==> flow/design.v <==
module Cfu (
    input               cmd_valid,
    output              cmd_ready,
    input      [9:0]    cmd_payload_function_id,
    input      [31:0]   cmd_payload_inputs_0,
    input      [31:0]   cmd_payload_inputs_1,
    output reg          rsp_valid,
    input               rsp_ready,
    output reg [31:0]   rsp_payload_outputs_0,
    input               reset,
    input               clk
);
    wire signed [15:0] prod_0, prod_1, prod_2, prod_3;
    assign prod_0 = ($signed(cmd_payload_inputs_0[7:0])) * $signed(cmd_payload_inputs_1[7:0]);
    assign prod_1 = ($signed(cmd_payload_inputs_0[15:8])) * $signed(cmd_payload_inputs_1[15:8]);
    assign prod_2 = ($signed(cmd_payload_inputs_0[23:16])) * $signed(cmd_payload_inputs_1[23:16]);
    assign prod_3 = ($signed(cmd_payload_inputs_0[31:24])) * $signed(cmd_payload_inputs_1[31:24]);
    wire signed [31:0] sum_prods;
    assign sum_prods = prod_0 + prod_1 + prod_2 + prod_3;
    assign cmd_ready = ~rsp_valid;   
    always @(posedge clk) begin
        if (reset) begin
            rsp_payload_outputs_0 <= 32'b0;
            rsp_valid <= 1'b0;
        end else if (rsp_valid) begin
                rsp_valid <= ~rsp_ready;
            end else if (cmd_valid) begin
                    rsp_valid <= 1'b1;
                    rsp_payload_outputs_0 <= |cmd_payload_function_id[9:3]
                        ? 32'b0
                        : rsp_payload_outputs_0 + sum_prods;
                end
            end
endmodule
make LEC_CHECK=0 CAP_MARGIN=20 CORE_MARGIN=2 CORE_UTILIZATION=71 CTS_CLUSTER_DIAMETER=27 CTS_CLUSTER_SIZE=68 PLACE_DENSITY_LB_ADDON=0.24 SLEW_MARGIN=20 finish   # period 9.96 ns
run.sh (not shown) runs the stock make flow with config.mk's settings and CLKGATE_MAP_FILE=.
The starting point failed in global routing, error GRT-0232.
Edit:
- CORE_UTILIZATION: 71 -> 40
- CTS_CLUSTER_DIAMETER: 27 -> default
- CTS_CLUSTER_SIZE: 68 -> default
- PLACE_DENSITY_LB_ADDON: 0.24 -> default
- clock period: 9.96 -> 12.0 ns (I/O delays scaled with it)
What happened:
- This time the run ran to the end with no violations
- die area came out higher by well over a third
- synthesized cell count does not change
- area after synthesis stays the same

---

Starts from the design.v that is shown in full above.
Settings: LEC_CHECK=0, CAP_MARGIN=20, CORE_MARGIN=2, CORE_UTILIZATION=72, CTS_CLUSTER_DIAMETER=27, HOLD_SLACK_MARGIN=-0.1, SLEW_MARGIN=20, TNS_END_PERCENT=5; clock period 9.86 ns.
The baseline finished but fails on negative setup slack.
Next try:
- CTS_CLUSTER_SIZE: default -> 80
- PLACE_DENSITY: default -> 0.38
Result: The changed run ran to the end with violations: negative setup slack; area after synthesis does not change; clock skew stays the same; final cell count stays the same; global-route usage is unchanged; design area does not change; non-clock buffer count stays the same.
Next try:
- CORE_UTILIZATION: 72 -> 66
- CTS_CLUSTER_SIZE: 80 -> default
- HOLD_SLACK_MARGIN: -0.1 -> default
- PLACE_DENSITY: 0.38 -> default
- TNS_END_PERCENT: 5 -> default
=>
- The changed run completed and failed the layout checks on negative setup slack
- global-route usage came out lower by 5.3 points
- clock skew is about the same
- via count shrinks by a few percent
- maximum frequency fell slightly
Next try:
- CORE_UTILIZATION: 66 -> 71
- CTS_CLUSTER_DIAMETER: 27 -> 25
- CTS_CLUSTER_SIZE: default -> 37
- HOLD_SLACK_MARGIN: default -> -0.08
- PLACE_DENSITY: default -> 0.38
- SETUP_SLACK_MARGIN: default -> 1.19
- TNS_END_PERCENT: default -> 5
Effect:
- The changed run produced a layout that fails on negative setup slack
- wire length climbs by roughly a tenth
- flip-flop count is unchanged
- synthesized area is unchanged
- final cell count shrinks slightly
- die area came out lower by a few percent
- worst setup slack gets worse by 0.19 ns

---

// Cfu: RTL as listed in full above, without the edits since
export LEC_CHECK = 0
export CAP_MARGIN = 20
export CORE_MARGIN = 2
export CORE_UTILIZATION = 63
export SLEW_MARGIN = 20
create_clock -name core_clock -period 9.19 [get_ports {clk}]
The baseline finished but fails on negative setup slack.
Change:
Settings changed: CORE_UTILIZATION 63 to 42, MAX_ROUTING_LAYER from default to met4.
Clock period 9.19 ns to 12.0 ns, I/O delays scaled along.
Effect: The changed run completed with no timing, DRC or antenna violations. Die area went up by 49%. Non-clock buffer count came out lower by 262. Setup slack gains 1.3 ns. Design area fell by about 15%. Cell count came out lower by about 5%. Global-route usage falls by 11 points. Synthesized area stays the same. First-iteration DRC count grows by about 9%.
Change:
Settings changed: CORE_ASPECT_RATIO from default to 1.26, CORE_UTILIZATION 42 to 40, MAX_ROUTING_LAYER met4 to default, SETUP_SLACK_MARGIN from default to -1.13, TNS_END_PERCENT from default to 15.
Outcome:
- The new run passed the timing, DRC and antenna checks
- clock-buffer cell count is unchanged
- core utilization drops by 2.3 points
- via count hardly moves
- design area stays flat
- worst setup slack is worse by 0.036 ns
- non-clock buffer count went up by 4
- final cell count shrinks by 0.54%

---

Setup of violet:
Starts from the design.v that is shown in full above.
Settings: LEC_CHECK=0, CAP_MARGIN=0, CORE_ASPECT_RATIO=0.5, CORE_MARGIN=2, CORE_UTILIZATION=25, CTS_CLUSTER_DIAMETER=292, CTS_CLUSTER_SIZE=99, PLACE_DENSITY=0.81, SETUP_SLACK_MARGIN=-0.58, SLEW_MARGIN=20; clock period 12.0 ns.
violet: done, clean on timing, DRC and antenna
The following lists how harbor was set up differently from violet:
- CAP_MARGIN: 0 -> 20
- MIN_ROUTING_LAYER: unset -> met2
- HOLD_SLACK_MARGIN: unset -> 0.23
- CORE_ASPECT_RATIO: 0.5 -> unset
- CORE_UTILIZATION: 25 -> 22
- PLACE_DENSITY: 0.81 -> unset
- MAX_ROUTING_LAYER: unset -> met5
- CELL_PAD_IN_SITES_DETAIL_PLACEMENT: unset -> 1
- GPL_TIMING_DRIVEN: unset -> 1
- SETUP_SLACK_MARGIN: -0.58 -> unset
- CTS_CLUSTER_DIAMETER: 292 -> unset
- CTS_CLUSTER_SIZE: 99 -> 98
==> comparison <==
Against violet, post-layout instance area in harbor rose slightly. Between violet and harbor, the flow reports via density per instance increasing by more than a quarter. harbor ends up with lower data required time at the worst endpoint than violet does. violet -> harbor: number of signal-net buffers in the layout decreased by a few percent. Relative to violet, detailed-route wire length per cell increased by 3.3 um in harbor. after synthesis and placement, the instance count of harbor is above that of violet. Higher met3 wire length among violet and harbor: harbor.
#### Input delta (xenon over harbor)
- CELL_PAD_IN_SITES_DETAIL_PLACEMENT now 0, was 1
- MIN_ROUTING_LAYER now met1, was met2
- MAX_ROUTING_LAYER now met4, was met5
- SLEW_MARGIN now 30, was 20
[summary]
On initial antenna violation count, the higher figure sits with xenon, not harbor.
From harbor to xenon the numbers moved as follows: first-pass GRT wire length down about 15%.
xenon vs. harbor: transition time at the pin with the least slew margin lower, final instance area lost 56 um^2.
Area share of buffers outside the clock network: xenon and harbor compared, higher one is harbor
Here is what was changed in the inputs of ember compared with xenon.
- SLEW_MARGIN changed from 30 to 5
- SETUP_SLACK_MARGIN newly set to -1.13
- MIN_ROUTING_LAYER removed (was met1)
- HOLD_SLACK_MARGIN removed (was 0.23)
- CORE_ASPECT_RATIO newly set to 1.26
- CORE_UTILIZATION changed from 22 to 33
- GPL_ROUTABILITY_DRIVEN newly set to 0
- CTS_CLUSTER_SIZE removed (was 98)
- MAX_ROUTING_LAYER removed (was met4)
- CELL_PAD_IN_SITES_DETAIL_PLACEMENT removed (was 0)
- GPL_TIMING_DRIVEN removed (was 1)
- TNS_END_PERCENT newly set to 15
Results
Relative to xenon, effective utilization at floorplan has gone up in ember.
Lower via count of the first global-routing pass goes to xenon over ember.
ember vs xenon, cell type of the slowest stage on the worst timing path: clkdlybuf4s50_1 vs fa_1
Modified inputs, maple compared to ember
- MAX_ROUTING_LAYER newly set to met5
- ABC_AREA newly set to 1
- SLEW_MARGIN changed from 5 to 20
- GPL_ROUTABILITY_DRIVEN removed (was 0)
- CORE_UTILIZATION changed from 33 to 44
- CORE_ASPECT_RATIO removed (was 1.26)
- TNS_END_PERCENT changed from 15 to 85
- CELL_PAD_IN_SITES_DETAIL_PLACEMENT newly set to 2
- SETUP_SLACK_MARGIN changed from -1.13 to -0.59
==> results <==
The flow for maple finished, though final verification flagged setup timing.
Relative to ember, final cell count has increased by 14% in maple.
| transition at the pin with the smallest max-transition slack | maple vs ember | 0.064 ns higher |
Taking ember as the reference, in maple sum of negative setup slack has decreased, least setup slack across all paths after layout has decreased.
Sort ember and maple by xor and xnor area share after synthesis desc -> top: ember
Measured against ember, the number of vias per cell after detailed routing of maple comes out at 1.2 times the reference value.
For amber, these inputs were changed with respect to maple:
- CORE_ASPECT_RATIO newly set to 0.75
- SLEW_MARGIN changed from 20 to 30
- MIN_ROUTING_LAYER newly set to met2
- TNS_END_PERCENT changed from 85 to 25
- CTS_CLUSTER_SIZE newly set to 30
- CORE_MARGIN changed from 2 to 9
Findings:
Status for maple and amber: no clean run
Seen in the log of amber: GRT-0232 during global routing, after which the run never completed.
Comparing half-perimeter wire length of the detailed placement result for maple and amber, the smaller number came from maple.
Horizontal extent of the die: lower on maple
Diff maple..amber | register bit count reported by yosys | unchanged
Die area | amber > maple

---

Setup of before:
// Cfu: RTL as listed in full above, without the edits since
==> flow/config.mk <==
export PLATFORM = sky130hd
export DESIGN_NAME = Cfu
export DESIGN_NICKNAME = Cfu
export VERILOG_FILES = /design/flow/design.v
export SDC_FILE = /design/flow/constraint.sdc
export NUM_CORES = 4
export LEC_CHECK = 0
export CAP_MARGIN = 20
export CORE_MARGIN = 2
export CORE_UTILIZATION = 72
export CTS_CLUSTER_DIAMETER = 27
export CTS_CLUSTER_SIZE = 80
export HOLD_SLACK_MARGIN = -0.1
export PLACE_DENSITY = 0.37
export SLEW_MARGIN = 20
export TNS_END_PERCENT = 5
==> flow/constraint.sdc <==
create_clock -name core_clock -period 9.86 [get_ports {clk}]
set_input_delay 1.9720 -clock core_clock [delete_from_list [all_inputs] [get_ports {clk}]]
set_output_delay 1.9720 -clock core_clock [all_outputs]
set_load 0.01 [all_outputs]
Complete run, failing final checks: before, reason negative setup slack.
For after, these inputs were changed with respect to before:
Settings: removing CTS_CLUSTER_DIAMETER (formerly 27); removing CTS_CLUSTER_SIZE (formerly 80); removing PLACE_DENSITY (formerly 0.37); changing CORE_UTILIZATION from 72 to 40; removing HOLD_SLACK_MARGIN (formerly -0.1); removing TNS_END_PERCENT (formerly 5); changing the clock period (ns, I/O delays scaled along) from 9.86 to 11.6.
--- outcome ---
The final layout from after, which completed every stage, passed the timing, DRC and antenna checks at the end of the flow.
before -> after: maximum root-to-sink buffer count delta 0, exact match
before → after: setup slack up 0.79 ns; clock buffer instance count of the final layout flat.
